$ cat flow/config.mk
export PLATFORM = sky130hd
export DESIGN_NAME = fir
export DESIGN_NICKNAME = fir
export VERILOG_FILES = /design/flow/design.v
export SDC_FILE = /design/flow/constraint.sdc
export NUM_CORES = 4
export LEC_CHECK = 0
export CAP_MARGIN = 35
export CELL_PAD_IN_SITES_DETAIL_PLACEMENT = 0
export CORE_ASPECT_RATIO = 0.53
export CORE_MARGIN = 5
export CORE_UTILIZATION = 52
export CTS_CLUSTER_DIAMETER = 211
export CTS_CLUSTER_SIZE = 10
export MAX_ROUTING_LAYER = met4
export MIN_ROUTING_LAYER = met2
export SETUP_SLACK_MARGIN = 0.39
export SLEW_MARGIN = 20
export TNS_END_PERCENT = 10
$ cat flow/constraint.sdc
create_clock -name core_clock -period 3.74 [get_ports {clk}]
set_input_delay 0.7480 -clock core_clock [delete_from_list [all_inputs] [get_ports {clk}]]
set_output_delay 0.7480 -clock core_clock [all_outputs]
set_load 0.01 [all_outputs]
$ cat flow/design.v
`timescale 1ns / 1ps
module fir
#(
    parameter   DIN_WIDTH    = 8    ,    
                FIR_TAP      = 16   ,    
                COEF_WIDTH   = 8    ,    
                DOUT_WIDTH   = 8        
)
(
    input           clk         ,
    input           rst_n       ,
    input           load_sw     ,                
    input       [ DIN_WIDTH-1:0]    data_in ,    
    input       [COEF_WIDTH-1:0]    coff_in ,    
    output      [DOUT_WIDTH-1:0]    data_out     
    );
localparam  PROD_WIDTH   = DIN_WIDTH + COEF_WIDTH,  
            ADD_WIDTH    = PROD_WIDTH + clogb2(FIR_TAP) ; 
reg [DIN_WIDTH-1:0] data_in_r;
wire [ADD_WIDTH-1:0] data_out_w;
reg [COEF_WIDTH-1:0] coff [FIR_TAP-1:0];     
wire [PROD_WIDTH-1:0] prod [FIR_TAP-1:0];    
reg [ADD_WIDTH-1:0] sum [FIR_TAP-1:0];       
always @(posedge clk or negedge rst_n) begin: LOAD
    integer i;
    if (!rst_n) begin
        for (i = 0; i <= FIR_TAP-1; i = i +1) begin
            coff[i] <= 'd0;
        end
        data_in_r <= 'd0;
    end else if(!load_sw) begin      
        coff[FIR_TAP-1] <= coff_in;
        for (i = FIR_TAP-1; i > 0; i = i -1) begin
            coff[i-1] <= coff[i];
        end
    end else begin
        data_in_r <= data_in;        
    end
end
genvar k;
generate
    for (k = 0; k < FIR_TAP; k = k + 1) begin
        assign prod[k] = data_in_r * coff[k];
    end
endgenerate
always @(posedge clk or negedge rst_n) begin: SOP
    integer m;
    if (!rst_n) begin
        for (m = 0; m < FIR_TAP; m = m + 1) begin
            sum[m] <= 'd0;
        end
    end else begin
        sum[FIR_TAP-1] <= prod[FIR_TAP-1];
        for (m = FIR_TAP-1; m > 0; m = m - 1) begin
            sum[m-1] <= prod[m-1] + sum[m];
        end
    end
end
assign data_out_w = sum[0];
assign data_out = data_out_w[ADD_WIDTH-1:ADD_WIDTH-DOUT_WIDTH];
function integer clogb2 (input integer depth);
    begin
        for(clogb2=0; depth>1; clogb2=clogb2+1)
        depth = depth >> 1;
    end
endfunction
endmodule
$ cat flow/run.sh
#!/bin/bash
# the make line also repeats each setting of config.mk as NAME=value (left out here)
make -C /OpenROAD-flow-scripts/flow DESIGN_CONFIG=/design/flow/config.mk WORK_HOME=/design/flow/orfs CLKGATE_MAP_FILE= finish
==> changes_impl.md, run 1 <==
### Implementation results

* Hold buffer count at CTS at 0
* Synth Register Bits at around 430
* Error: [ERROR GRT-0232] Routing congestion too high. Check the congestion heatmap in the GUI.
* Outcome: aborted with a tool error
* Core Area at about 0.10 mm²
* Seq share, synth at 0.200
* Row cnt at between 80 and 90
* GRT Total Usage at 0.439
* Root buf cell: clkbuf_16
* Syn_nets at between 7k and 8k
* Post-synthesis simple-gate area fraction at 0.126
* H-tree levels at 2
* DIE WIDTH at roughly 450 µm
* Dpl ws at -1.31 ns
* Number of enable flip-flop cells at 0
* Gpl congestion at approximately 0.94
* Most frequent cell after synthesis: inv_1
* Floorplan utilization at 0.523
* IO Pins at 27
* Top cells, area: fa_1 (29%), dfrtp_1 (20%), ha_1 (15%)
* Yosys cell count at ~5.7k
* Post-Synthesis Cell Area at around 0.054 mm²
* Area reported by Yosys stat at between 0.05 and 0.06 mm²
* Adder Share, Synth at 0.438
* Grt ovf at 1
* Port Buffer Count at 26
* Detailed placement HPWL at ~110000 µm
* Syn_area_per_cell at 9.48 µm²
* Commonest flop: dfrtp_1
* Synth Instances at between 5k and 6k
* Asr flop ratio synth at 1.00
* Clk sinks at 434
* Post-synth top area share at 0.290
* Synth cell count leaders: inv_1 (1479), fa_1 (786), ha_1 (641), and2_1 (555), nand2_1 (541)
* Mux frac, synth at 0.0288
* Post-DP Area at 0.0621 mm²
* Most area-hungry cell type in the Yosys netlist: fa_1
* XOR Share, Synth at 0.0331
* Clock buffer depth at 3
* Synth logic family: adder cells
* CTS Buf Count at 49
* Count of cell types in the netlist at 69
* Post-Synth AOI/OAI Area at 0.0562
* Synth Warn # at 3
* Die area at between 0.1 and 0.15 mm²
* Failed at: global routing (5_1_grt)
* Die Y at roughly 250 µm
stage by stage:
step	util	hold slack, ns	std cells
2_1_floorplan	-	0.416	5725
3_5_place_dp	0.599	0.453	7696
4_1_cts	0.621	0.156	7776
3_3_place_gp	0.599	0.445	7696
per-layer routing:
| metal | overflow | GRT usage |
|---|---|---|
| met1 | - | - |
| met2 | 1 | 0.415 |
| met3 | 0 | 0.708 |
| met4 | 0 | 0.0514 |
| met5 | - | - |
repair_timing:
item / 4_1_cts
resized: 180
endpoints found under the setup margin: 236
pin swaps: 48
gates cloned: 3
buffers inserted: 19
==> run 2: changes to the inputs <==
CAP_MARGIN = 20   (was 35)
CELL_PAD_IN_SITES_DETAIL_PLACEMENT = not set   (was 0)
CORE_ASPECT_RATIO = not set   (was 0.53)
CORE_MARGIN = 2   (was 5)
CORE_UTILIZATION = 57   (was 52)
CTS_CLUSTER_DIAMETER = not set   (was 211)
CTS_CLUSTER_SIZE = 96   (was 10)
MAX_ROUTING_LAYER = not set   (was met4)
MIN_ROUTING_LAYER = not set   (was met2)
SETUP_SLACK_MARGIN = not set   (was 0.39)
TNS_END_PERCENT = not set   (was 10)
clock period = 4.22 ns   (was 3.74 ns; I/O delays follow)
==> run 2 against run 1 <==
  * Now fails the layout checks on negative setup slack
  * Area after synthesis did not move
  * Die size fell by 12%
  * Synthesized cell count did not move
==> changes_impl.md, run 2 <==
### Metrics

* Fin area at roughly 0.068 mm²
* Asr flop ratio synth at 1.00
* Number of enable flip-flop cells at 0
* Final min period at between 4 and 5 ns
* R2R Setup Slk at -0.60 ns
* Post-Synth AOI/OAI Area at 0.0562
* Synth cell count leaders: inv_1 (1479), fa_1 (786), ha_1 (641), and2_1 (555), nand2_1 (541)
* Row cnt at ~110
* Adder Share, Synth at 0.438
* Clk latency late pin at 0.67 ns
* Fill count at about 7.3k
* Die Y at 313 µm
* Dpl ws at -0.788 ns
* Post-synthesis simple-gate area fraction at 0.126
* Critical path depth at 17
* Outcome: complete, but fails checks
* Max-cap violations at 0
* Syn_nets at 7171
* Fail Reasons: negative setup slack
* DRC errors left at 0
* Initial DRC count at about 1.5k
* Mux frac, synth at 0.0288
* CTS Buf Count at between 50 and 60
* Yosys cell count at between 5k and 6k
* Crit-path max cell delay at between 0.5 and 0.6 ns
* RSZ-0062 raised after global routing: yes
* Worst EP required at between 4 and 5 ns
* Setup Skew at ~0.025 ns
* Worst setup margin at -0.597 ns
* First-pass GRT wire length at between 200000 and 250000 µm
* Final Hold Fails at 0
* Final worst-path cycle share at 1.14
* Grt ovf at 0
* Fin nets at between 7k and 8k
* Max Fclk at approximately 210 MHz
* GRT Total Usage at 0.273
* Post-synth top area share at 0.290
* Die area at 0.0977 mm²
* Synth Register Bits at ~430
* Most frequent cell after synthesis: inv_1
* Worst slew margin at 0.520
* IO Pins at 27
* Count of cell types in the netlist at approximately 70
* Fin util at 0.720
* Port Buffer Count at 26
* CP Launch Point: data_in_r[6]$_DFFE_PN0P_
* Detailed placement HPWL at roughly 96000 µm
* Crit-path max FO at 6
* Root buf cell: clkbuf_16
* Top cells, area: fa_1 (29%), dfrtp_1 (20%), ha_1 (15%)
* Area reported by Yosys stat at about 0.054 mm²
* Worst hold path class: in2async
* ANT nets after route at 0
* Commonest flop: dfrtp_1
* Worst r2r src: data_in_r[6]$_DFFE_PN0P_
* Final setup viols at 140
* Vias in the first global route at approximately 42k
* Worst reg2reg path depth at 17
* Most area-hungry cell type in the Yosys netlist: fa_1
* Synth Warn # at 3
* Hold buffer count at CTS at 0
* Clock buffer depth at 3
* Gpl congestion at between 0.8 and 0.9
* H-tree levels at 2
* Post-DP Area at between 0.06 and 0.07 mm²
* Synth logic family: adder cells
* Crit Reg-Reg Endpoint: sum[14][16]$_DFF_PN0_
* DR vias at 39.1k
* Post-Synthesis Cell Area at 0.0543 mm²
* Average vias per placed instance at 5.06
* XOR Share, Synth at 0.0331
* Critical-path cell list: buf_12, buf_12, nand2_4, fa_1, inv_2, fa_1, inv_1, fa_1, fa_1, inv_2, ha_4, and2_4, a311o_1, or3_1, a311o_1, o31ai_2, xor2_1
* Syn_area_per_cell at 9.48 µm²
* Floorplan utilization at 0.573
* First drt pass iteration count at 5
* Initial antenna violation count at 0
* CTS tree: built
* Layout area overhead at 25.6%
* Max-slew violations at 0
* Setup CP Type: reg2reg
* Post-DR wirelength/cell at around 17 µm
* Startpoint types: register
* Clk sinks at about 430
* Largest net degree at the start of global routing at between 80 and 90
* Core Area at 0.0947 mm²
* Buf+Inv Stages, Crit Path at 5
* Delay-heaviest family, CP: adder cells
* Data arrival time of the critical path at about 5.4 ns
* Detailed Route WL at 129000 µm
* Seq share, synth at 0.200
* Number of logged tool warnings at 30
* Synth Instances at between 5k and 6k
* Worst Tran Pin Value at 0.720 ns
* Worst Setup End Kind: register
* CP max stage cell: dfrtp_4
* DIE WIDTH at around 310 µm
* CP dominant cell by count: fa_1
* CP endpoint: sum[14][16]$_DFF_PN0_
* Clk slew on worst S/H paths at about 0.070 ns
## run 2: layout make-up
cell class | instances | area [µm²] | share of cell area
sequential | 434 | 10900 | 0.160
inverter | 1479 | 5550 | 0.0814
multi-input combinational | 3582 | 40000 | 0.587
clock buffer | 78 | 1700 | 0.0249
antenna | 1 | 2.50 | 0.0000367
timing repair buffer | 858 | 8080 | 0.119
tap | 1265 | 1580 | 0.0232
clock inverter | 27 | 359 | 0.00527
## run 2: through the flow
stage | hold slack (ns) | TNS, ns | std cells
global placement | 0.431 | -61.49 | 7481
floorplan | 0.416 | -6.16 | 5725
global route | 0.135 | -69.29 | 7723
CTS | 0.119 | -44.42 | 7640
detailed placement | 0.430 | -68.54 | 7481
finish | 0.134 | -47.01 | 7724
## run 2: layer usage
metal / wire length [µm] / global-route usage / vias up
met5: 0 / 0 / -
met4: 2680 / 0.0585 / 0
met3: 5520 / 0.0345 / 157
met2: 61300 / 0.443 / 596
met1: 60000 / 0.396 / 19800
li1: - / - / 18600
## run 2: timing repair
item / 4_1_cts / 5_1_grt
cloned: 7 / 13
buffers inserted: 48 / 81
pin swaps: 88 / 230
resized: 249 / 457
endpoints found under the setup margin: 158 / 170
==> run 3: changes to the inputs <==
CAP_MARGIN = 35   (was 20)
CELL_PAD_IN_SITES_DETAIL_PLACEMENT = 0   (was not set)
CORE_ASPECT_RATIO = 0.53   (was not set)
CORE_MARGIN = 5   (was 2)
CORE_UTILIZATION = 36   (was 57)
CTS_CLUSTER_DIAMETER = 204   (was not set)
CTS_CLUSTER_SIZE = 10   (was 96)
MAX_ROUTING_LAYER = met4   (was not set)
MIN_ROUTING_LAYER = met1   (was not set)
SETUP_SLACK_MARGIN = 0.39   (was not set)
TNS_END_PERCENT = 70   (was not set)
clock period = 3.74 ns   (was 4.22 ns; I/O delays follow)
==> run 3 against run 2 <==
  * Count of clock-buffer cells in the layout shrank 25
  * Flip-flop count is the same
  * The layout still fails its checks (negative setup slack)
  * Critical endpoint is now sum[8][15]$_DFF_PN0_
  * Largest cell class unchanged
  * Routed wire length grew 18%
  * Worst hold slack lost 0.065 ns
==> changes_impl.md, run 3 <==
### Metrics

* Most area-hungry cell type in the Yosys netlist: fa_1
* Grt ovf at 0
* Floorplan utilization at 0.363
* Worst hold path class: in2async
* Worst slew margin at 0.375
* Worst EP required at roughly 4.3 ns
* Layout area overhead at 28.8%
* Delay-heaviest family, CP: adder cells
* Post-DP Area at about 0.063 mm²
* DIE WIDTH at 543 µm
* Post-synth top area share at 0.290
* Post-Synthesis Cell Area at between 0.05 and 0.06 mm²
* Vias in the first global route at a little over 40k
* Syn_nets at 7171
* Worst r2r src: data_in_r[2]$_DFFE_PN0P_
* Layout Cells excl Fill at around 8.5k
* Mux frac, synth at 0.0288
* XOR Share, Synth at 0.0331
* Port Buffer Count at 26
* Syn_area_per_cell at around 9.5 µm²
* Seq share, synth at 0.200
* GRT Total Usage at 0.196
* Row cnt at 103
* Most frequent cell after synthesis: inv_1
* Clk slew on worst S/H paths at approximately 0.07 ns
* Final Hold Fails at 0
* Final setup viols at about 220
* DRC errors left at 0
* Fin nets at a little under 8k
* First drt pass iteration count at 5
* Synth cell count leaders: inv_1 (1479), fa_1 (786), ha_1 (641), and2_1 (555), nand2_1 (541)
* Synth Register Bits at ~430
* Synth Instances at between 5k and 6k
* DR vias at roughly 40k
* Critical path depth at 18
* CP Launch Point: data_in_r[2]$_DFFE_PN0P_
* IO Pins at 27
* Asr flop ratio synth at 1.00
* Setup CP Type: reg2reg
* RSZ-0062 raised after global routing: yes
* Number of logged tool warnings at 29
* Final min period at slightly below 5 ns
* Crit-path max cell delay at just under 0.6 ns
* Worst setup margin at -1.11 ns
* Commonest flop: dfrtp_1
* Max-slew violations at 0
* Post-DR wirelength/cell at between 15 and 20 µm
* Worst Setup End Kind: register
* Detailed Route WL at between 150000 and 200000 µm
* CP max stage cell: dfrtp_4
* Final worst-path cycle share at 1.30
* Met3 usage at 0.0478
* Post-Place Cells at slightly above 8k
* Worst Tran Pin Value at 0.938 ns
* Gpl congestion at 0.868
* GR Util met2 at 0.247
* Startpoint types: register
* Max Fclk at 206 MHz
* Die Y at around 290 µm
* ANT nets after route at 0
* Hold buffer count at CTS at 0
* Synth Warn # at 3
* Fin area at roughly 0.07 mm²
* First-pass GRT wire length at around 240000 µm
* Largest net degree at the start of global routing at roughly 82
* Initial DRC count at approximately 2.4k
* Core Area at about 0.15 mm²
* Adder Share, Synth at 0.438
* Clk sinks at roughly 430
* Worst reg2reg path depth at 18
* Max-cap violations at 0
* Fail Reasons: negative setup slack
* CTS Buf Count at roughly 49
* Fin util at 0.468
* Critical-path cell list: buf_12, buf_8, and2_4, fa_1, fa_1, fa_1, inv_1, fa_1, inv_2, ha_4, nor4_4, a21oi_2, a31o_2, a21o_4, buf_6, a21o_1, a21oi_2, xnor2_2
* CP endpoint: sum[8][15]$_DFF_PN0_
* Crit-path max FO at 8
* Buf+Inv Stages, Crit Path at 5
* Crit Reg-Reg Endpoint: sum[8][15]$_DFF_PN0_
* CTS tree: built
* Clk latency late pin at approximately 0.67 ns
* H-tree levels at 2
* Yosys cell count at 5725
* Post-Synth AOI/OAI Area at 0.0562
* Data arrival time of the critical path at 5.39 ns
* Die area at about 0.16 mm²
* Outcome: complete, but fails checks
* Count of cell types in the netlist at just under 70
* Post-synthesis simple-gate area fraction at 0.126
* Setup Skew at roughly 0.035 ns
* Area reported by Yosys stat at about 0.054 mm²
* CP dominant cell by count: fa_1
* Busiest grt layer: met1
* Synth logic family: adder cells
* R2R Setup Slk at -1.11 ns
* Root buf cell: clkbuf_16
* Met1 usage at 0.315
* Clock buffer depth at 3
* Initial antenna violation count at 7
* Detailed placement HPWL at about 110000 µm
* Average vias per placed instance at 4.68
* Top cells, area: fa_1 (29%), dfrtp_1 (20%), ha_1 (15%)
* Number of enable flip-flop cells at 0
## run 3: cell type report
class | instances | area [µm²]
antenna | 3 | 7.51
timing repair buffer | 947 | 9100
tap | 1995 | 2500
fill | 13800 | 79500
clock inverter | 3 | 70.1
inverter | 1479 | 5550
sequential | 434 | 10900
clock buffer | 53 | 1250
multi-input combinational | 3582 | 40500
## run 3: what timing repair did
action | 4_1_cts | 5_1_grt
endpoints found under the setup margin | 236 | 238
gates resized | 339 | 439
buffers inserted | 77 | 52
pin swaps | 136 | 267
cloned | 12 | 18
## run 3: routing by layer
metal,part of all wire,vias up
met5,0,-
met4,0.012,0
met3,0.078,107
met2,0.38,984
met1,0.53,20000
li1,-,18700
## run 3: through the flow
stage          TNS (ns)  worst slack, ns  hold WS (ns)
2_1_floorplan    -61.39           -0.845         0.416
6_report        -144.74            -1.11        0.0688
4_1_cts         -143.72            -1.13        0.0916
5_1_grt         -175.05            -1.23         0.125
3_3_place_gp    -165.03            -1.36         0.432
3_5_place_dp    -174.37            -1.46         0.450
==> run 4: changes to the inputs <==
ABC_AREA = 1   (was not set)
CAP_MARGIN = 20   (was 35)
CELL_PAD_IN_SITES_DETAIL_PLACEMENT = not set   (was 0)
CORE_ASPECT_RATIO = not set   (was 0.53)
CORE_MARGIN = 2   (was 5)
CORE_UTILIZATION = 72   (was 36)
CTS_CLUSTER_DIAMETER = 361   (was 204)
CTS_CLUSTER_SIZE = not set   (was 10)
HOLD_SLACK_MARGIN = 0.3   (was not set)
MAX_ROUTING_LAYER = not set   (was met4)
MIN_ROUTING_LAYER = not set   (was met1)
PLACE_DENSITY_LB_ADDON = 0.02   (was not set)
SETUP_SLACK_MARGIN = -0.37   (was 0.39)
TNS_END_PERCENT = not set   (was 70)
clock period = 3.59 ns   (was 3.74 ns; I/O delays follow)
==> run 4 against run 3 <==
  * The layout still fails its checks (negative setup slack)
  * Die size is 49% lower
  * Worst hold slack better by 0.40 ns
  * Flip-flop count stayed put
  * Worst setup slack worse by 0.22 ns
  * Largest cell class unchanged
==> changes_impl.md, run 4 <==
### Metrics

* DIE WIDTH at about 280 µm
* Final min period at between 4 and 5 ns
* Layout area overhead at 25.2%
* CP Launch Point: data_in_r[2]$_DFFE_PN0P_
* Initial DRC count at slightly above 6k
* Grt ovf at 0
* Post-synthesis simple-gate area fraction at 0.143
* Fin nets at roughly 9.2k
* Average vias per placed instance at 5.94
* Port Buffer Count at 26
* Largest net degree at the start of global routing at slightly below 100
* Worst Setup End Kind: register
* CP max stage cell: fa_1
* XOR Share, Synth at 0.0280
* Number of enable flip-flop cells at 0
* Fail Reasons: negative setup slack
* GRT Total Usage at 0.427
* Count of cell types in the netlist at 38
* Post-Synthesis Cell Area at roughly 0.057 mm²
* Final setup viols at roughly 240
* Synth logic family: adder cells
* Worst r2r src: data_in_r[2]$_DFFE_PN0P_
* Post-DR wirelength/cell at approximately 22 µm
* Initial antenna violation count at 12
* Synth Instances at between 7k and 8k
* Hold-critical path depth at 1
* RSZ-0062 raised after global routing: yes
* Critical path depth at 16
* Startpoint types: register
* Crit-path max FO at 13
* Crit-path max cell delay at ~0.6 ns
* Clock buffer depth at 3
* Number of logged tool warnings at 29
* Setup Skew at ~0.042 ns
* Outcome: complete, but fails checks
* Hold Crit Start: sum[8][19]$_DFF_PN0_
* Delay-heaviest family, CP: adder cells
* Fin util at 0.913
* Clk sinks at 434
* Clk latency late pin at roughly 0.70 ns
* Worst reg2reg path depth at 16
* Asr flop ratio synth at 1.00
* Worst slew margin at 0.505
* First-pass GRT wire length at 275000 µm
* Final Hold Fails at 0
* Synth Register Bits at around 430
* Max-cap violations at 0
* Synth Warn # at 3
* Commonest flop: dfrtp_1
* CTS Buf Count at between 50 and 60
* IO Pins at 27
* Detailed placement HPWL at approximately 110000 µm
* Post-Synth AOI/OAI Area at 0.0513
* Mux frac, synth at 0.00477
* Crit Reg-Reg Endpoint: sum[4][7]$_DFF_PN0_
* Adder Share, Synth at 0.419
* Most area-hungry cell type in the Yosys netlist: fa_1
* Post-synth top area share at 0.277
* R2R Setup Slk at -1.33 ns
* ANT nets after route at 0
* Final worst-path cycle share at 1.37
* DRC errors left at 0
* Row cnt at ~100
* First drt pass iteration count at 10
* Worst setup margin at -1.33 ns
* Detailed Route WL at between 150000 and 200000 µm
* Max Fclk at roughly 200 MHz
* H-tree levels at 2
* Synth cell count leaders: inv_1 (2172), nand2_1 (1590), fa_1 (786), ha_1 (641), dfrtp_1 (434)
* CTS tree: built
* Floorplan utilization at 0.730
* Seq share, synth at 0.192
* Die area at 0.0810 mm²
* Worst Tran Pin Value at around 0.74 ns
* Clk slew on worst S/H paths at ~0.070 ns
* Vias in the first global route at roughly 54k
* Setup CP Type: reg2reg
* Top cells, area: fa_1 (28%), dfrtp_1 (19%), inv_1 (14%)
* Gpl congestion at 0.916
* Fill count at about 3.2k
* Buf+Inv Stages, Crit Path at 6
* Root buf cell: clkbuf_16
* Yosys cell count at 7108
* Hold Path Sink: sum[7][19]$_DFF_PN0_
* Die Y at between 200 and 300 µm
* Setup_tns at -165.07 ns
* Most frequent cell after synthesis: inv_1
* Worst hold path class: reg2reg
* Data arrival time of the critical path at around 5.5 ns
* Max-slew violations at 0
* CP endpoint: sum[4][7]$_DFF_PN0_
* Worst EP required at about 4 ns
* DR vias at approximately 53k
* Core Area at between 0.07 and 0.08 mm²
* Critical-path cell list: buf_12, bufbuf_16, nand2_1, fa_1, inv_1, ha_1, ha_1, inv_1, fa_1, inv_1, ha_1, fa_1, nand3_1, nand2_4, buf_4, xor2_2
* Area reported by Yosys stat at between 0.05 and 0.06 mm²
* Syn_area_per_cell at approximately 8 µm²
* Syn_nets at about 8.6k
==> run 4: what timing repair did <==
item	4_1_cts	5_1_grt
pin swaps	219	172
gates cloned	20	5
setup buffers	85	39
resized	700	341
endpoints found under the hold margin	62	0
hold buffers	1	0
endpoints found under the setup margin	192	209
==> run 4: layout make-up <==
cell class                      count  area, µm²  share of cell area
Antenna cell                        7       17.5            0.000247
Multi-Input combinational cell   4234      40600               0.571
Inverter                         2172       8160               0.115
Timing Repair Buffer              868       8130               0.115
Sequential cell                   434      10900               0.153
Tap cell                         1040       1300              0.0183
Clock buffer                       76       1580              0.0222
Clock inverter                     23        354             0.00499
==> run 4: metrics by stage <==
step / hold WS [ns] / cell area, µm² / instances / setup WS [ns]
floorplan: 0.420 / 57000 / 7108 / -0.380
global placement: 0.461 / 63300 / 8622 / -0.735
detailed placement: 0.469 / 63300 / 8622 / -0.806
CTS: 0.478 / 69400 / 8808 / -0.733
global route: 0.495 / 71000 / 8847 / -1.42
finish: 0.464 / 71000 / 8854 / -1.33
==> run 4: metal layers <==
metal  wire length (µm)  GRT usage  vias to the layer above
li1                   -          -                    21900
met1              63700      0.518                    25200
met2              89100      0.715                     3879
met3              23200     0.0876                     1580
met4              16800      0.233                       14
met5                 86          0                        -
==> run 5: changes to the inputs <==
HOLD_SLACK_MARGIN = not set   (was 0.3)
clock period = 3.78 ns   (was 3.59 ns; I/O delays follow)
==> run 5 against run 4 <==
  * Still fails the layout checks on negative setup slack
  * Global-route usage is 5.0 points lower
  * Count of clock-buffer cells in the layout shrank 1
  * Die size did not move
  * Non-clock buffer count is 80 lower
  * Area after synthesis unchanged
  * First-iteration DRC count is 43% lower
  * Sequential share of layout area grew 0.71 points
  * Flip-flop count is the same
==> changes_impl.md, run 5 <==
### Metrics

* Fin nets at a little over 9k
* H-tree levels at 2
* IO Pins at 27
* Buf+Inv Stages, Crit Path at 6
* Final setup viols at about 210
* Synth Register Bits at roughly 430
* Crit-path max FO at 7
* Synth cell count leaders: inv_1 (2172), nand2_1 (1590), fa_1 (786), ha_1 (641), dfrtp_1 (434)
* R2R Setup Slk at -0.60 ns
* Die area at 0.0810 mm²
* Detailed Route WL at approximately 150000 µm
* Yosys cell count at 7108
* Average vias per placed instance at 5.45
* Worst slew margin at 0.565
* RSZ-0062 raised after global routing: yes
* Core Area at roughly 0.078 mm²
* Layout Cells excl Fill at ~8.8k
* Setup Skew at 0.0334 ns
* Clock buffer depth at 3
* XOR Share, Synth at 0.0280
* CP endpoint: sum[4][12]$_DFF_PN0_
* CP Launch Point: data_in_r[5]$_DFFE_PN0P_
* Final min period at around 4.4 ns
* Post-Place Cells at 8617
* CP max stage cell: dfrtp_4
* Adder Share, Synth at 0.419
* Number of logged tool warnings at 31
* Number of enable flip-flop cells at 0
* Area reported by Yosys stat at roughly 0.057 mm²
* Worst setup margin at -0.601 ns
* Syn_nets at ~8.6k
* Data arrival time of the critical path at 4.92 ns
* Fill count at 4147
* Startpoint types: register
* Count of cell types in the netlist at 38
* Worst EP required at about 4.3 ns
* Max-slew violations at 0
* DIE WIDTH at around 280 µm
* Largest net degree at the start of global routing at around 110
* Seq share, synth at 0.192
* Root buf cell: clkbuf_16
* Worst reg2reg path depth at 19
* Commonest flop: dfrtp_1
* Final Hold Fails at 0
* Top cells, area: fa_1 (28%), dfrtp_1 (19%), inv_1 (14%)
* Synth Warn # at 3
* Asr flop ratio synth at 1.00
* DR vias at 47.8k
* Final worst-path cycle share at 1.16
* Row cnt at ~100
* CTS Buf Count at 55
* Synth Instances at roughly 7.1k
* Delay-heaviest family, CP: adder cells
* CTS tree: built
* Post-synth top area share at 0.277
* Outcome: complete, but fails checks
* Worst Setup End Kind: register
* Most area-hungry cell type in the Yosys netlist: fa_1
* Mux frac, synth at 0.00477
* Worst r2r src: data_in_r[5]$_DFFE_PN0P_
* Crit-path max cell delay at a little over 0.5 ns
* Post-Synth AOI/OAI Area at 0.0513
* Layout area overhead at 19.6%
* DRC errors left at 0
* Post-DR wirelength/cell at between 15 and 20 µm
* Setup CP Type: reg2reg
* Critical-path cell list: buf_6, buf_16, nand2_1, fa_1, inv_1, fa_1, inv_1, fa_1, fa_1, inv_1, ha_4, buf_4, nand2_1, nor2_1, nand2_1, nand2_1, nand2_1, nand2_1, xor2_1
* Most frequent cell after synthesis: inv_1
* CP dominant cell by count: nand2_1
* Gpl congestion at just over 0.9
* Hold buffer count at CTS at 0
* Worst Tran Pin Value at 0.653 ns
* Vias in the first global route at 51.4k
* Initial DRC count at 3490
* Port Buffer Count at 26
* Grt ovf at 0
* Critical path depth at 19
* Post-Synthesis Cell Area at 0.0567 mm²
* GRT Total Usage at 0.376
* Clk slew on worst S/H paths at ~0.060 ns
* # diodes at 0
* Clk sinks at 434
* Max Fclk at between 200 and 250 MHz
* Worst hold path class: in2async
* Max-cap violations at 0
* Floorplan utilization at 0.730
* First drt pass iteration count at 6
* ANT nets after route at 0
* Syn_area_per_cell at approximately 8 µm²
* Detailed placement HPWL at between 100000 and 150000 µm
* Synth logic family: adder cells
* Initial antenna violation count at 4
* Fail Reasons: negative setup slack
* First-pass GRT wire length at 246000 µm
* Setup_tns at -87.83 ns
* Crit Reg-Reg Endpoint: sum[4][12]$_DFF_PN0_
* Clk latency late pin at 0.64 ns
* Die Y at roughly 280 µm
* Post-synthesis simple-gate area fraction at 0.143
[run 5: what timing repair did]
action	in CTS	in global routing
endpoints found under the setup margin	165	187
pin swaps	38	109
setup buffers	29	23
resized	218	285
cloned	5	4
endpoints found under the hold margin	0	0
[run 5: per-stage QoR]
stage               utilization  cell area (µm²)  setup slack, ns  hold slack (ns)
CTS                       0.854            66400           -0.575           0.0975
detailed placement        0.810            62900           -0.670            0.452
global route              0.873            67800           -0.830            0.105
global placement          0.810            62900           -0.593            0.449
finish                    0.873            67800           -0.601           0.0559
floorplan                     -            56700           -0.377            0.420
[run 5: area by class of cell]
cell class	count	area, µm²	area share
multi-input combinational	4234	38800	0.572
timing repair buffer	788	6730	0.0991
sequential	434	10900	0.161
inverter	2172	8150	0.120
clock inverter	25	384	0.00566
clock buffer	75	1610	0.0238
tap	1040	1300	0.0192
[run 5: routing by layer]
layer / vias up / routed length, µm / global-route usage
met2: 1956 / 76000 / 0.655
met1: 23500 / 56600 / 0.467
met5: - / 32 / 0
met4: 6 / 7430 / 0.158
li1: 21700 / - / -
met3: 619 / 11600 / 0.0598
==> run 6: changes to the inputs <==
ABC_AREA = not set   (was 1)
CORE_UTILIZATION = 56   (was 72)
CTS_CLUSTER_DIAMETER = not set   (was 361)
PLACE_DENSITY_LB_ADDON = not set   (was 0.02)
SETUP_SLACK_MARGIN = not set   (was -0.37)
clock period = 5.91 ns   (was 3.78 ns; I/O delays follow)
==> run 6 against run 5 <==
  * Area after synthesis down 4.3%
  * Highest routed layer is now met4
  * Clock skew shrank 0.016 ns
  * Global-route usage down 13 points
  * The run now finishes clean
  * Worst setup slack better by 0.98 ns
  * Utilization fell by 27 points
  * Count of clock-buffer cells in the layout decreased by 1
  * Maximum frequency decreased by 21%
  * Register-to-register slack improved by 0.98 ns
  * Worst hold slack gained 0.37 ns
==> changes_impl.md, run 6 <==
### Metrics

* Outcome: timing/DRC/antenna clean
* ANT nets after route at 0
* Detailed placement HPWL at 85200 µm
* Setup_tns at 0 ns
* M1 WL at 55000 µm
* Syn_area_per_cell at roughly 9.5 µm²
* Root buf cell: clkbuf_16
* CTS Buf Count at between 50 and 60
* Number of enable flip-flop cells at 0
* Crit-path max FO at between 40 and 50
* Synth Instances at 5725
* Max-cap violations at 0
* Crit-path max cell delay at around 0.86 ns
* CTS resizes at 0
* Post-synthesis simple-gate area fraction at 0.126
* Area reported by Yosys stat at around 0.054 mm²
* Gpl congestion at just over 0.8
* Worst r2r src: data_in_r[2]$_DFFE_PN0P_
* Die Y at around 320 µm
* Final min period at 5.53 ns
* Synth logic family: adder cells
* DR vias at approximately 36k
* Port Buffer Count at 26
* Most area-hungry cell type in the Yosys netlist: fa_1
* Commonest flop: dfrtp_1
* Row cnt at approximately 110
* Most frequent cell after synthesis: inv_1
* Grt ovf at 0
* Yosys cell count at roughly 5.7k
* Syn_nets at approximately 7.2k
* CP Launch Point: data_in_r[2]$_DFFE_PN0P_
* DIE WIDTH at approximately 320 µm
* Final worst-path cycle share at 0.935
* CP max stage cell: dfrtp_4
* Buf+Inv Stages, Crit Path at 4
* First drt pass iteration count at 5
* Post-Synthesis Cell Area at 0.0543 mm²
* Detailed Route WL at roughly 110000 µm
* Worst slew margin at 0.422
* RSZ-0062 raised after global routing: no
* Post-DR wirelength/cell at 16.4 µm
* Worst Setup End Kind: register
* Initial antenna violation count at 3
* XOR Share, Synth at 0.0331
* Synth Warn # at 3
* Crit Reg-Reg Endpoint: sum[5][17]$_DFF_PN0_
* H-tree levels at 2
* Top sig layer: met4
* Synth cell count leaders: inv_1 (1479), fa_1 (786), ha_1 (641), and2_1 (555), nand2_1 (541)
* Adder Share, Synth at 0.438
* Synth Register Bits at roughly 430
* First-pass GRT wire length at 199000 µm
* Final Hold Fails at 0
* Top cells, area: fa_1 (29%), dfrtp_1 (20%), ha_1 (15%)
* Seq share, synth at 0.200
* Worst setup margin at about 0.38 ns
* DR WL met2 at around 53000 µm
* Hold_ws at roughly 0.42 ns
* Vias in the first global route at about 38k
* CTS tree: built
* Critical-path cell list: buf_4, nand2_1, fa_1, inv_1, ha_1, ha_1, inv_1, fa_1, inv_1, ha_1, fa_1, a211oi_1, o21ai_0, and4_1, nor3_1, o31ai_1, a21oi_1, xnor2_1
* Data arrival time of the critical path at around 6 ns
* Setup Skew at ~0.018 ns
* Setup CP Type: reg2reg
* Clk latency late pin at 0.65 ns
* Clk sinks at between 400 and 500
* Layout area overhead at 6.56%
* Clk slew on worst S/H paths at roughly 0.060 ns
* Post-Synth AOI/OAI Area at 0.0562
* Die area at approximately 0.099 mm²
* Final setup viols at 0
* DRC errors left at 0
* GRT Total Usage at 0.248
* IO Pins at 27
* Worst Tran Pin Value at 0.867 ns
* Critical path depth at 18
* Startpoint types: register
* Fin nets at around 7.1k
* Number of logged tool warnings at 32
* Post-synth top area share at 0.290
* Core Area at ~0.096 mm²
* Max-slew violations at 0
* Average vias per placed instance at 5.15
* Fin util at 0.600
* Worst reg2reg path depth at 18
* Delay-heaviest family, CP: adder cells
* Metal3 WL at 3750 µm
* Max Fclk at 181 MHz
* Hold buffer count at CTS at 0
* Initial DRC count at approximately 1.7k
* Worst EP required at ~6.5 ns
* R2R Setup Slk at approximately 0.38 ns
* Largest net degree at the start of global routing at roughly 150
* Count of cell types in the netlist at 69
* Asr flop ratio synth at 1.00
* Dpl ws at ~0.34 ns
* Clock buffer depth at 3
* Mux frac, synth at 0.0288
* Floorplan utilization at 0.563
* Post-CTS setup buffer count at 0
* CP endpoint: sum[5][17]$_DFF_PN0_
* Worst hold path class: in2async
run 6: per-layer routing:
metal / GRT usage / up-vias
met1: 0.363 / 18300
met2: 0.399 / 468
met3: 0.0251 / 109
li1: - / 17000
met5: 0 / -
met4: 0.0578 / 0
run 6: final cells by class:
cell class              instances  area [µm²]
clock buffers                  74        1550
clock inverters                22         246
fillers                      8545       38600
multi-input cells            3582       37000
diodes                          1        2.50
inverters                    1479        5550
flip-flops and latches        434       10900
well taps                    1276        1600
repair buffers                 92        1000
run 6: stage by stage:
stage,std cells,area (µm²)
floorplan,5725,54300
global placement,6862,56000
detailed placement,6862,56000
CTS,6958,57800
global route,6959,57800
finish,6960,57800
==> run 7: changes to the inputs <==
CORE_UTILIZATION = 72   (was 56)
CTS_CLUSTER_SIZE = 39   (was not set)
PLACE_DENSITY = 0.35   (was not set)
SETUP_SLACK_MARGIN = -0.17   (was not set)
clock period = 4.21 ns   (was 5.91 ns; I/O delays follow)
==> run 7 against run 6 <==
  * The layout now fails its checks (negative setup slack)
  * Sequential share of layout area fell by 2.6 points
  * Critical path depth did not move
  * Worst hold slack got worse by 0.21 ns
  * Critical endpoint is now sum[8][17]$_DFF_PN0_
  * Largest cell class unchanged
==> changes_impl.md, run 7 <==
### Metrics

* GRT Total Usage at 0.356
* Busiest grt layer: met2
* Mux frac, synth at 0.0288
* Worst reg2reg path depth at 18
* Post-Synthesis Cell Area at around 0.054 mm²
* Average vias per placed instance at between 5 and 6
* Adder Share, Synth at 0.438
* Final min period at 4.92 ns
* Vias in the first global route at approximately 44k
* H-tree levels at 2
* Final worst-path cycle share at 1.17
* Post-Synth AOI/OAI Area at 0.0562
* Clk sinks at 434
* Crit-path max cell delay at 0.57 ns
* Post-synthesis simple-gate area fraction at 0.126
* Buf+Inv Stages, Crit Path at 5
* Dpl ws at -0.716 ns
* Row cnt at 100
* Seq share, synth at 0.200
* IO Pins at 27
* Worst Tran Pin Value at approximately 0.91 ns
* Synth Instances at approximately 5.7k
* Die area at roughly 0.078 mm²
* Post-DR wirelength/cell at just under 20 µm
* CP endpoint: sum[8][17]$_DFF_PN0_
* Final Hold Fails at 0
* First-pass GRT wire length at about 220000 µm
* Max-slew violations at 0
* GR Util met2 at 0.609
* Worst EP required at between 4 and 5 ns
* Final setup viols at 158
* Detailed Route WL at 144000 µm
* Number of enable flip-flop cells at 0
* Crit Reg-Reg Endpoint: sum[8][17]$_DFF_PN0_
* R2R Setup Slk at -0.71 ns
* Critical-path cell list: buf_12, buf_16, nand2_4, fa_1, fa_1, inv_1, fa_1, inv_1, fa_1, inv_2, ha_4, a21oi_4, o211ai_1, a31o_2, a21o_4, a2111oi_4, o21bai_1, xor2_1
* Fail Reasons: negative setup slack
* Asr flop ratio synth at 1.00
* Syn_nets at approximately 7.2k
* CTS Buf Count at between 50 and 60
* Synth Register Bits at around 430
* Fin nets at approximately 8k
* Initial antenna violation count at 1
* Die Y at ~280 µm
* Max-cap violations at 0
* Core Area at 0.0746 mm²
* Top cells, area: fa_1 (29%), dfrtp_1 (20%), ha_1 (15%)
* CP dominant cell by count: fa_1
* Floorplan utilization at 0.728
* Number of logged tool warnings at 31
* Layout Cells excl Fill at 7416
* Most frequent cell after synthesis: inv_1
* Initial DRC count at about 2.7k
* DR vias at slightly above 40k
* Gpl congestion at a little under 0.9
* Worst Setup End Kind: register
* Setup CP Type: reg2reg
* Post-synth top area share at 0.290
* RSZ-0062 raised after global routing: yes
* Hold buffer count at CTS at 0
* Startpoint types: register
* Worst r2r src: data_in_r[3]$_DFFE_PN0P_
* Commonest flop: dfrtp_1
* Worst hold path class: in2async
* Outcome: complete, but fails checks
* Area reported by Yosys stat at between 0.05 and 0.06 mm²
* Grt ovf at 0
* CP max stage cell: fa_1
* Met3 usage at 0.0469
* Detailed placement HPWL at 95400 µm
* Post-Place Cells at just over 7k
* ANT nets after route at 0
* Crit-path max FO at 7
* Data arrival time of the critical path at roughly 5.4 ns
* Max Fclk at approximately 200 MHz
* Worst slew margin at 0.391
* Count of cell types in the netlist at between 60 and 70
* Synth logic family: adder cells
* CP Launch Point: data_in_r[3]$_DFFE_PN0P_
* Fill count at 3223
* Layout area overhead at 23.9%
* Synth Warn # at 3
* Synth cell count leaders: inv_1 (1479), fa_1 (786), ha_1 (641), and2_1 (555), nand2_1 (541)
* First drt pass iteration count at 6
* CTS tree: built
* Met1 usage at 0.472
* Yosys cell count at 5725
* Most area-hungry cell type in the Yosys netlist: fa_1
* Port Buffer Count at 26
* Worst setup margin at -0.712 ns
* DIE WIDTH at 279 µm
* Clk latency late pin at ~0.64 ns
* DRC errors left at 0
* Delay-heaviest family, CP: adder cells
* Root buf cell: clkbuf_16
* Syn_area_per_cell at ~9.5 µm²
* XOR Share, Synth at 0.0331
* Clk slew on worst S/H paths at 0.06 ns
* Critical path depth at 18
* Largest net degree at the start of global routing at around 100
* # diodes at 0
* Clock buffer depth at 3
* Setup Skew at between 0.02 and 0.025 ns
## run 7: final cells by class
| type | instances | area [µm²] | area share |
|---|---|---|---|
| sequential | 434 | 10900 | 0.162 |
| timing repair buffer | 849 | 7580 | 0.113 |
| tap | 969 | 1210 | 0.0180 |
| clock inverter | 31 | 559 | 0.00832 |
| inverter | 1479 | 5550 | 0.0826 |
| multi-input combinational | 3582 | 39900 | 0.593 |
| clock buffer | 72 | 1540 | 0.0229 |
## run 7: stage by stage
stage	hold WS, ns	setup TNS [ns]	cell area [µm²]	util
global route	0.289	-78.51	67200	0.902
global placement	0.447	-44.88	60700	0.815
detailed placement	0.459	-54.42	60700	0.815
finish	0.211	-55.99	67200	0.902
CTS	0.295	-45.58	64800	0.869
floorplan	0.416	-9.39	54900	-
## run 7: routing by layer
layer / routed length (µm) / up-vias / share of wire
met2: 72200 / 1452 / 0.50
li1: - / 18500 / -
met3: 8580 / 445 / 0.059
met5: 0 / - / 0
met1: 57300 / 21100 / 0.40
met4: 6300 / 0 / 0.044
## run 7: timing repair
| item | in CTS | in global routing |
|---|---|---|
| gates cloned | 8 | 6 |
| buffers inserted | 54 | 68 |
| gates resized | 313 | 433 |
| endpoints found under the hold margin | 0 | 0 |
| pin swaps | 122 | 240 |
| setup endpoints to repair | 125 | 151 |
==> run 8: changes to the inputs <==
ABC_AREA = 1   (was not set)
CAP_MARGIN = 35   (was 20)
CTS_CLUSTER_DIAMETER = 204   (was not set)
CTS_CLUSTER_SIZE = 20   (was 39)
MAX_ROUTING_LAYER = met5   (was not set)
MIN_ROUTING_LAYER = met1   (was not set)
PLACE_DENSITY = not set   (was 0.35)
PLACE_DENSITY_LB_ADDON = 0.02   (was not set)
SETUP_SLACK_MARGIN = 0.18   (was -0.17)
TNS_END_PERCENT = 60   (was not set)
clock period = 4.19 ns   (was 4.21 ns; I/O delays follow)
==> run 8 against run 7 <==
  * Still fails the layout checks on negative setup slack
  * Utilization is essentially flat
  * Non-clock buffer count decreased by 202
  * Flip-flop count stayed put
  * Worst hold slack better by 0.039 ns
  * Global-route usage increased by 2.7 points
  * Worst setup slack lost 0.25 ns
  * Highest routed layer is now met5
==> changes_impl.md, run 8 <==
### Metrics

* Outcome: complete, but fails checks
* Fail Reasons: negative setup slack
* GRT Total Usage at 0.384
* Die area at ~0.081 mm²
* Number of logged tool warnings at 31
* IO Pins at 27
* Max-slew violations at 0
* Final Hold Fails at 0
* Syn_area_per_cell at 7.98 µm²
* Detailed placement HPWL at 104000 µm
* Floorplan utilization at 0.730
* Die Y at ~280 µm
* Worst Setup End Kind: register
* Gpl congestion at 0.937
* DIE WIDTH at between 200 and 300 µm
* Synth Register Bits at 434
* Asr flop ratio synth at 1.00
* Critical path depth at 21
* Clk slew on worst S/H paths at between 0.1 and 0.15 ns
* Worst hold path class: in2async
* CP max stage cell: fa_1
* Post-Synth AOI/OAI Area at 0.0513
* Final min period at just over 5 ns
* Setup Skew at 0.0313 ns
* H-tree levels at 1
* Initial DRC count at between 4k and 5k
* Top cells, area: fa_1 (28%), dfrtp_1 (19%), inv_1 (14%)
* CP endpoint: sum[11][16]$_DFF_PN0_
* CP dominant cell by count: fa_1
* Worst setup margin at -0.958 ns
* Hold buffer count at CTS at 0
* Grt ovf at 0
* Critical-path cell list: buf_12, buf_12, buf_16, nand2_2, fa_1, inv_1, fa_1, inv_1, fa_1, fa_1, inv_1, ha_4, buf_6, nand2_4, nor2_4, nand3_2, nand3_4, nand2_2, nand2_1, nand2_1, nand2_1
* Seq share, synth at 0.192
* Row cnt at ~100
* Crit-path max FO at 6
* Core Area at slightly below 0.08 mm²
* Startpoint types: register
* Yosys cell count at roughly 7.1k
* Largest net degree at the start of global routing at about 110
* Clk latency late pin at between 0.6 and 0.7 ns
* CTS Buf Count at 25
* DR vias at 50.4k
* Detailed Route WL at 181000 µm
* Mux frac, synth at 0.00477
* Commonest flop: dfrtp_1
* Adder Share, Synth at 0.419
* Vias in the first global route at around 50k
* Worst Tran Pin Value at approximately 0.93 ns
* First drt pass iteration count at 8
* Post-DR wirelength/cell at 21.2 µm
* Fin nets at 8960
* Initial antenna violation count at 6
* Setup CP Type: reg2reg
* Buf+Inv Stages, Crit Path at 7
* Synth Instances at slightly above 7k
* XOR Share, Synth at 0.0280
* ANT nets after route at 0
* Max Fclk at around 190 MHz
* # diodes at 0
* Most frequent cell after synthesis: inv_1
* Number of enable flip-flop cells at 0
* Synth cell count leaders: inv_1 (2172), nand2_1 (1590), fa_1 (786), ha_1 (641), dfrtp_1 (434)
* DRC errors left at 0
* Post-Synthesis Cell Area at around 0.057 mm²
* Worst EP required at ~4.8 ns
* Dpl ws at -0.209 ns
* Worst slew margin at 0.377
* Root buf cell: clkbuf_16
* CP Launch Point: data_in_r[5]$_DFFE_PN0P_
* First-pass GRT wire length at approximately 250000 µm
* RSZ-0062 raised after global routing: yes
* Clock buffer depth at 3
* Area reported by Yosys stat at between 0.05 and 0.06 mm²
* Clk sinks at roughly 430
* Worst r2r src: data_in_r[5]$_DFFE_PN0P_
* Average vias per placed instance at 5.89
* Data arrival time of the critical path at between 5 and 6 ns
* Syn_nets at 8554
* Delay-heaviest family, CP: adder cells
* Post-synthesis simple-gate area fraction at 0.143
* Synth logic family: adder cells
* Worst reg2reg path depth at 21
* Most area-hungry cell type in the Yosys netlist: fa_1
* Count of cell types in the netlist at 38
* R2R Setup Slk at -0.96 ns
* Port Buffer Count at 26
* Crit-path max cell delay at 0.73 ns
* Post-synth top area share at 0.277
* Crit Reg-Reg Endpoint: sum[11][16]$_DFF_PN0_
* Final setup viols at around 180
* Layout area overhead at 23.6%
* Synth Warn # at 3
* Final worst-path cycle share at 1.23
* CTS tree: built
* Max-cap violations at 0
## run 8: final cells by class
class / count / area (µm²)
fillers: 3324 / 7650
clock inverters: 1 / 8.76
clock buffers: 28 / 637
inverters: 2172 / 8160
well taps: 1040 / 1300
repair buffers: 647 / 6610
multi-input cells: 4234 / 42500
flip-flops and latches: 434 / 10900
## run 8: routing by layer
layer | vias up | routed length [µm] | part of all wire | GRT usage
met4 | 8 | 14600 | 0.081 | 0.176
met5 | - | 52 | 0.00029 | 0
met3 | 1269 | 19400 | 0.11 | 0.0596
met1 | 24500 | 60000 | 0.33 | 0.465
met2 | 3359 | 87000 | 0.48 | 0.674
li1 | 21300 | - | - | -
## run 8: through the flow
step	cell area [µm²]	utilization	instances	TNS, ns	hold WS (ns)
finish	70100	0.902	8556	-38.00	0.250
floorplan	56800	-	7108	0	0.420
detailed placement	60900	0.783	8328	-8.52	0.465
CTS	66700	0.858	8471	-4.37	0.276
global route	70100	0.902	8556	-58.27	0.297
global placement	60900	0.783	8328	-3.04	0.465
## run 8: timing repair
action | in CTS | in global routing
setup buffers | 95 | 80
setup endpoints to repair | 184 | 201
cloned | 19 | 6
endpoints found under the hold margin | 0 | 0
gates resized | 865 | 695
pin swaps | 329 | 388
==> run 9: changes to the inputs <==
ABC_AREA = not set   (was 1)
HOLD_SLACK_MARGIN = 0.3   (was not set)
PLACE_DENSITY = 0.39   (was not set)
PLACE_DENSITY_LB_ADDON = not set   (was 0.02)
SETUP_SLACK_MARGIN = -0.24   (was 0.18)
clock period = 4.42 ns   (was 4.19 ns; I/O delays follow)
==> run 9 against run 8 <==
  * Clock skew up 0.010 ns
  * First-iteration DRC count is 49% lower
  * Maximum frequency up 3.8%
  * Flip-flop count unchanged
  * The layout still fails its checks (negative setup slack)
  * Worst setup slack better by 0.42 ns
==> changes_impl.md, run 9 <==
### Metrics

* CTS tree: built
* Post-Synthesis Cell Area at approximately 0.054 mm²
* Critical path depth at 19
* Max-slew violations at 0
* Fill count at just over 4k
* Number of logged tool warnings at 33
* Max Fclk at approximately 200 MHz
* Hold_ws at between 0.3 and 0.4 ns
* RSZ-0062 raised after global routing: yes
* Sequential standard cell area at approximately 0.011 mm²
* Layout area overhead at 17.2%
* Fin area at 0.0636 mm²
* Largest net degree at the start of global routing at 110
* GRT Total Usage at 0.330
* Initial DRC count at 2472
* Commonest flop: dfrtp_1
* Final worst-path cycle share at 1.12
* Clk latency late pin at between 0.6 and 0.7 ns
* Clk sinks at 434
* Most frequent cell after synthesis: inv_1
* Adder Share, Synth at 0.438
* Asr flop ratio synth at 1.00
* Worst slew margin at 0.368
* Crit-path max FO at 8
* Most area-hungry cell type in the Yosys netlist: fa_1
* Startpoint types: register
* Post-synthesis simple-gate area fraction at 0.126
* Worst Tran Pin Value at about 0.95 ns
* XOR Share, Synth at 0.0331
* Root buf cell: clkbuf_16
* Worst reg2reg path depth at 19
* Fin util at 0.853
* Post-synth top area share at 0.290
* Synth logic family: adder cells
* H-tree levels at 1
* Final setup viols at about 130
* Yosys cell count at between 5k and 6k
* Syn_nets at ~7.2k
* Initial antenna violation count at 4
* Synth cell count leaders: inv_1 (1479), fa_1 (786), ha_1 (641), and2_1 (555), nand2_1 (541)
* Delay-heaviest family, CP: adder cells
* Max-cap violations at 0
* Worst EP required at 4.92 ns
* CP max stage cell: fa_1
* Setup CP Type: reg2reg
* Setup_tns at -30.86 ns
* Worst Setup End Kind: register
* Clock buffer depth at 3
* Buf+Inv Stages, Crit Path at 7
* Die Y at 279 µm
* Average vias per placed instance at about 5.5
* Clk slew on worst S/H paths at about 0.10 ns
* Comb. cell area at just under 0.04 mm²
* Gpl congestion at a little under 0.9
* Grt ovf at 0
* Outcome: complete, but fails checks
* Number of enable flip-flop cells at 0
* Floorplan utilization at 0.728
* Syn_area_per_cell at 9.48 µm²
* IO Pins at 27
* Vias in the first global route at 42.3k
* R2R Setup Slk at -0.54 ns
* CP Launch Point: data_in_r[5]$_DFFE_PN0P_
* Final min period at roughly 5 ns
* Crit-path max cell delay at 0.54 ns
* Final Hold Fails at 0
* Fail Reasons: negative setup slack
* Fin nets at ~7.7k
* Port Buffer Count at 26
* Worst r2r src: data_in_r[5]$_DFFE_PN0P_
* Critical-path cell list: buf_12, buf_12, buf_12, nand2_1, fa_1, inv_1, fa_1, ha_1, inv_1, fa_1, inv_1, ha_1, nor2b_1, a311oi_4, buf_6, o31ai_4, a41o_1, a21oi_2, xnor2_1
* CTS Buf Count at 25
* Detailed placement HPWL at ~93000 µm
* Synth Register Bits at 434
* Setup Skew at between 0.04 and 0.05 ns
* Worst hold path class: in2async
* DR vias at slightly below 40k
* CP endpoint: sum[4][18]$_DFF_PN0_
* Detailed Route WL at between 100000 and 150000 µm
* DRC errors left at 0
* Seq share, synth at 0.200
* Row cnt at 100
* Crit Reg-Reg Endpoint: sum[4][18]$_DFF_PN0_
* Top cells, area: fa_1 (29%), dfrtp_1 (20%), ha_1 (15%)
* Post-DR wirelength/cell at between 15 and 20 µm
* # diodes at 0
* First drt pass iteration count at 5
* Mux frac, synth at 0.0288
* Core Area at 0.0746 mm²
* Data arrival time of the critical path at roughly 5.5 ns
* Area reported by Yosys stat at 0.0543 mm²
* First-pass GRT wire length at just over 200000 µm
* DIE WIDTH at around 280 µm
* Count of cell types in the netlist at roughly 69
* ANT nets after route at 0
* Die area at just under 0.08 mm²
* Worst setup margin at -0.538 ns
* Synth Warn # at 3
* Synth Instances at ~5.7k
* Post-Synth AOI/OAI Area at 0.0562
* Post-DP Area at around 0.06 mm²
run 9: per-layer routing:
metal  wire length [µm]  vias to the layer above  GRT usage  part of all wire
li1                   -                    18200          -                 -
met1              54400                    20100      0.456              0.42
met2              64000                     1138      0.556              0.49
met3               7930                      289     0.0482             0.061
met4               4130                       10     0.0805             0.032
met5                 61                        -          0           0.00047
run 9: final cells by class:
type	count	share of cell area
Clock buffer	32	0.0103
Clock inverter	2	0.000275
Inverter	1479	0.0873
Multi-Input combinational cell	3582	0.607
Sequential cell	434	0.171
Tap cell	969	0.0191
Timing Repair Buffer	740	0.105
run 9: repair_timing:
action | CTS | global route
setup endpoints to repair | 93 | 113
buffers inserted | 23 | 63
pin swaps | 44 | 133
hold buffers | 0 | 0
cloned | 7 | 12
resized | 173 | 301
run 9: through the flow:
stage	std cells	setup slack, ns
floorplan	5725	-0.280
global placement	7112	-0.427
detailed placement	7112	-0.563
CTS	7172	-0.488
global route	7238	-0.718
finish	7238	-0.538
==> run 10: changes to the inputs <==
CAP_MARGIN = 20   (was 35)
CTS_CLUSTER_DIAMETER = 57   (was 204)
CTS_CLUSTER_SIZE = 43   (was 20)
HOLD_SLACK_MARGIN = not set   (was 0.3)
MAX_ROUTING_LAYER = not set   (was met5)
MIN_ROUTING_LAYER = not set   (was met1)
PLACE_DENSITY = 0.35   (was 0.39)
SETUP_SLACK_MARGIN = 1.41   (was -0.24)
TNS_END_PERCENT = not set   (was 60)
clock period = 4.9 ns   (was 4.42 ns; I/O delays follow)
==> run 10 against run 9 <==
  * Design area up 1.3%
  * Critical endpoint is now sum[3][17]$_DFF_PN0_
  * Utilization up 1.1 points
  * Now clean on timing, DRC and antenna
  * Clock skew down 0.020 ns
  * Routed wire length up 5.8%
  * Global-route usage up 2.4 points
  * Register-to-register slack better by 0.62 ns
==> changes_impl.md, run 10 <==
### Metrics

* Hold buffer count at CTS at 0
* # diodes at 0
* Post-Place Cells at 6669
* Max-cap violations at 0
* Detailed placement HPWL at 92400 µm
* Max Fclk at approximately 210 MHz
* Synth Instances at roughly 5.7k
* Number of enable flip-flop cells at 0
* Synth Register Bits at ~430
* Delay-heaviest family, CP: adder cells
* Post-Synthesis Cell Area at 0.0543 mm²
* Post-synth top area share at 0.290
* Yosys cell count at 5725
* CP endpoint: sum[3][17]$_DFF_PN0_
* CTS Buf Count at slightly below 60
* Final min period at roughly 4.8 ns
* Post-synthesis simple-gate area fraction at 0.126
* Crit-path max FO at 7
* Seq share, synth at 0.200
* Clock buffer depth at 3
* Initial antenna violation count at 3
* Post-DR wirelength/cell at between 15 and 20 µm
* Most frequent cell after synthesis: inv_1
* Gpl congestion at about 0.86
* Syn_nets at ~7.2k
* Clk slew on worst S/H paths at roughly 0.080 ns
* GRT Total Usage at 0.354
* Busiest grt layer: met2
* GR Util met2 at 0.607
* DRC errors left at 0
* First-pass GRT wire length at 216000 µm
* Most area-hungry cell type in the Yosys netlist: fa_1
* Post-Synth AOI/OAI Area at 0.0562
* Area reported by Yosys stat at 0.0543 mm²
* Asr flop ratio synth at 1.00
* Adder Share, Synth at 0.438
* Die area at around 0.078 mm²
* Die Y at 279 µm
* Commonest flop: dfrtp_1
* Final worst-path cycle share at 0.983
* DR vias at between 30k and 40k
* Synth cell count leaders: inv_1 (1479), fa_1 (786), ha_1 (641), and2_1 (555), nand2_1 (541)
* ANT nets after route at 0
* Setup CP Type: reg2reg
* First drt pass iteration count at 5
* Buf+Inv Stages, Crit Path at 6
* Setup Skew at approximately 0.021 ns
* Critical path depth at 19
* CP dominant cell by count: fa_1
* Largest net degree at the start of global routing at 129
* Synth logic family: adder cells
* CP max stage cell: dfrtp_4
* Vias in the first global route at about 42k
* Layout Cells excl Fill at roughly 7k
* Clk latency late pin at ~0.66 ns
* Max-slew violations at 0
* Grt ovf at 0
* Floorplan utilization at 0.728
* Crit-path max cell delay at 0.59 ns
* XOR Share, Synth at 0.0331
* Fin nets at approximately 7.4k
* Root buf cell: clkbuf_16
* Clk sinks at approximately 430
* Initial DRC count at 2330
* Worst reg2reg path depth at 19
* Mux frac, synth at 0.0288
* Layout area overhead at 18.8%
* Met3 usage at 0.0499
* R2R Setup Slk at between 0.08 and 0.09 ns
* Outcome: timing/DRC/antenna clean
* CTS tree: built
* Crit Reg-Reg Endpoint: sum[3][17]$_DFF_PN0_
* Detailed Route WL at between 100000 and 150000 µm
* Met1 usage at 0.457
* Core Area at 0.0746 mm²
* Critical-path cell list: buf_12, buf_16, and2_4, fa_1, inv_2, fa_1, inv_1, fa_1, inv_1, fa_1, inv_2, ha_4, a21o_1, a21oi_2, nand3_2, a311oi_2, o21bai_1, a21o_1, xor2_1
* DIE WIDTH at 279 µm
* Setup_tns at 0 ns
* Synth Warn # at 3
* Worst r2r src: data_in_r[3]$_DFFE_PN0P_
* Worst Setup End Kind: register
* Final Hold Fails at 0
* Worst hold path class: in2async
* Row cnt at 100
* Average vias per placed instance at ~5.7
* Port Buffer Count at 26
* Final setup viols at 0
* Count of cell types in the netlist at 69
* Top cells, area: fa_1 (29%), dfrtp_1 (20%), ha_1 (15%)
* Startpoint types: register
* Number of logged tool warnings at 33
* Worst slew margin at 0.413
* CP Launch Point: data_in_r[3]$_DFFE_PN0P_
* RSZ-0062 raised after global routing: yes
* H-tree levels at 2
* Data arrival time of the critical path at 5.35 ns
* Worst EP required at 5.43 ns
* IO Pins at 27
* Syn_area_per_cell at between 9 and 10 µm²
* Worst Tran Pin Value at 0.880 ns
run 10: metal layers:
metal  vias up  part of all wire
met1     20200              0.39
met4         2             0.045
li1      17600                 -
met2      1291              0.50
met5         -          0.000094
met3       412             0.065
run 10: area by class of cell:
class,count,area [µm²]
tap,969,1210
sequential,434,10900
timing repair buffer,391,4570
clock buffer,61,1490
inverter,1479,5550
clock inverter,51,771
multi-input combinational,3582,40000
fill,3842,10100
run 10: metrics by stage:
| step | util | setup WS (ns) | area, µm² | hold WS, ns |
|---|---|---|---|---|
| after global routing | 0.864 | -0.0539 | 64400 | 0.273 |
| after CTS | 0.830 | 0.111 | 61900 | 0.243 |
| after floorplan | - | 0.315 | 55600 | 0.416 |
| after detailed placement | 0.770 | -0.0724 | 57400 | 0.447 |
| after global placement | 0.770 | -0.00570 | 57400 | 0.431 |
| final | 0.864 | 0.0835 | 64400 | 0.247 |
run 10: repair_timing:
item / 4_1_cts / 5_1_grt
endpoints found under the setup margin: 234 / 234
buffers inserted: 93 / 68
endpoints found under the hold margin: 0 / 0
cloned: 15 / 10
pin swaps: 108 / 301
resized: 211 / 455
